==> build 20 <==
==> flow/design.v <==
`timescale 1ns / 1ps
module pid_controller(
    input  logic        clk,
    input  logic        rst_n,
    input  logic [15:0] setpoint,
    input  logic [15:0] feedback,
    input  logic [15:0] Kp,
    input  logic [15:0] Ki,
    input  logic [15:0] Kd,
    input  logic [15:0] clk_prescaler,
    output logic [15:0] control_signal
);
    logic signed [16:0]  error_s;         
    logic signed [16:0]  prev_error_s;
    logic signed [31:0]  integral_s;      
    logic signed [31:0]  derivative_s;
    logic [15:0] clk_divider;
    logic        sampling_flag;
    logic signed [31:0] kp_mul, ki_mul;
    logic signed [31:0] kd_mul;
    logic signed [31:0] control_calc;
    always_ff @(posedge clk or negedge rst_n) begin
        if (!rst_n) begin
            clk_divider    <= 16'h0000;
            sampling_flag  <= 1'b0;
        end else if (clk_divider == clk_prescaler) begin
            clk_divider    <= 16'h0000;
            sampling_flag  <= 1'b1;
        end else begin
            clk_divider    <= clk_divider + 16'd1;
            sampling_flag  <= 1'b0;
        end
    end
    always_comb begin
        error_s = $signed({1'b0, setpoint}) - $signed({1'b0, feedback});
        kp_mul = $signed({1'b0, Kp}) * error_s;
        ki_mul = $signed({1'b0, Ki}) * error_s;
        kd_mul = $signed({1'b0, Kd}) * (error_s - prev_error_s);
        control_calc = kp_mul + integral_s + kd_mul;
    end
    always_ff @(posedge clk or negedge rst_n) begin
        if (!rst_n) begin
            prev_error_s   <= '0;
            integral_s     <= '0;
            derivative_s   <= '0;
            control_signal <= 16'h0000;
        end else if (sampling_flag) begin
            integral_s   <= integral_s + ki_mul;
            derivative_s <= kd_mul;
            control_signal <= control_calc[15:0];
            prev_error_s <= error_s;
        end
    end
endmodule
`timescale 1ns/1ps
module top (
  input  logic        clk,
  input  logic        rst_n,
  input  logic [15:0] setpoint,
  input  logic [15:0] feedback,
  input  logic [15:0] Kp,
  input  logic [15:0] Ki,
  input  logic [15:0] Kd,
  input  logic [15:0] clk_prescaler,
  output logic [15:0] control_signal
);
  pid_controller u_dut (
    .clk(clk),
    .rst_n(rst_n),
    .setpoint(setpoint),
    .feedback(feedback),
    .Kp(Kp),
    .Ki(Ki),
    .Kd(Kd),
    .clk_prescaler(clk_prescaler),
    .control_signal(control_signal)
  );
endmodule
==> flow/run.sh <==
#!/bin/bash
# the make line also repeats each setting of config.mk as NAME=value (left out here)
make -C /OpenROAD-flow-scripts/flow DESIGN_CONFIG=/design/flow/config.mk WORK_HOME=/design/flow/orfs CLKGATE_MAP_FILE= finish
==> flow/config.mk <==
export PLATFORM = sky130hd
export DESIGN_NAME = top
export DESIGN_NICKNAME = top
export VERILOG_FILES = /design/flow/design.v
export SDC_FILE = /design/flow/constraint.sdc
export NUM_CORES = 4
export LEC_CHECK = 0
export ABC_AREA = 0
export CAP_MARGIN = 35
export CELL_PAD_IN_SITES_DETAIL_PLACEMENT = 0
export CELL_PAD_IN_SITES_GLOBAL_PLACEMENT = 1
export CORE_MARGIN = 8
export CORE_UTILIZATION = 53
export CTS_CLUSTER_DIAMETER = 230
export CTS_CLUSTER_SIZE = 52
export GPL_ROUTABILITY_DRIVEN = 1
export GPL_TIMING_DRIVEN = 0
export HOLD_SLACK_MARGIN = 0.11
export MIN_ROUTING_LAYER = met1
export PLACE_DENSITY = 0.48
export SETUP_SLACK_MARGIN = 3.22
export SLEW_MARGIN = 30
==> flow/constraint.sdc <==
create_clock -name core_clock -period 16.2 [get_ports {clk}]
set_input_delay 3.2400 -clock core_clock [delete_from_list [all_inputs] [get_ports {clk}]]
set_output_delay 3.2400 -clock core_clock [all_outputs]
set_load 0.01 [all_outputs]
==> build 60: changes against build 20 <==
- ABC_AREA: 0 -> unset
- CAP_MARGIN: 35 -> 20
- CELL_PAD_IN_SITES_GLOBAL_PLACEMENT: 1 -> 0
- CORE_MARGIN: 8 -> 2
- CORE_UTILIZATION: 53 -> 66
- CTS_CLUSTER_DIAMETER: 230 -> 29
- CTS_CLUSTER_SIZE: 52 -> unset
- GPL_TIMING_DRIVEN: 0 -> unset
- HOLD_SLACK_MARGIN: 0.11 -> unset
- PLACE_DENSITY: 0.48 -> unset
- SETUP_SLACK_MARGIN: 3.22 -> unset
- SLEW_MARGIN: 30 -> 10
==> flow/constraint.sdc (replaced) <==
create_clock -name core_clock -period 10.0 [get_ports {clk}]
set_input_delay 2.0000 -clock core_clock [delete_from_list [all_inputs] [get_ports {clk}]]
set_output_delay 2.0000 -clock core_clock [all_outputs]
set_load 0.01 [all_outputs]
==> trial 75: changes against build 20 <==
- ABC_AREA: 0 -> unset
- CAP_MARGIN: 35 -> 15
- CELL_PAD_IN_SITES_DETAIL_PLACEMENT: 0 -> unset
- CELL_PAD_IN_SITES_GLOBAL_PLACEMENT: 1 -> unset
- CORE_MARGIN: 8 -> 2
- CORE_UTILIZATION: 53 -> 72
- CTS_CLUSTER_DIAMETER: 230 -> unset
- CTS_CLUSTER_SIZE: 52 -> 21
- GPL_ROUTABILITY_DRIVEN: 1 -> unset
- GPL_TIMING_DRIVEN: 0 -> unset
- HOLD_SLACK_MARGIN: 0.11 -> 0.29
- MIN_ROUTING_LAYER: met1 -> unset
- PLACE_DENSITY: 0.48 -> unset
- SETUP_SLACK_MARGIN: 3.22 -> -0.5
- SLEW_MARGIN: 30 -> 20
==> flow/constraint.sdc (replaced) <==
create_clock -name core_clock -period 5.38 [get_ports {clk}]
set_input_delay 1.0760 -clock core_clock [delete_from_list [all_inputs] [get_ports {clk}]]
set_output_delay 1.0760 -clock core_clock [all_outputs]
set_load 0.01 [all_outputs]
==> metrics.cfg <==
[layout]
largestClassByArea=multi-input combinational cells
area.share.sequential=0.0823

[outcome]
outcome=finished clean

(the above is from build 20)
==> metrics.cfg <==
[yosys]
topCellsByArea=fa_1 (35%), ha_1 (14%), dfrtp_1 (9.6%)
seq_area_frac_synth=0.0961

[global_routing]
grt-busiest-layer=met2

[floorplan]
floorplan.core_util=0.728

[outcome]
outcome=did not finish
first-error=[ERROR GRT-0232] Routing congestion too high. Check the congestion heatmap in the GUI.
haltStage=5_1_grt

(the above is from trial 75)
==> metrics.cfg <==
[outcome]
so.violations=setup timing
outcome=complete, but fails checks

[final_timing]
final_critical_path_setup_slack_ns=-0.871
setup_viol=1

[layout]
area.share.sequential=0.0803

(the above is from build 60)
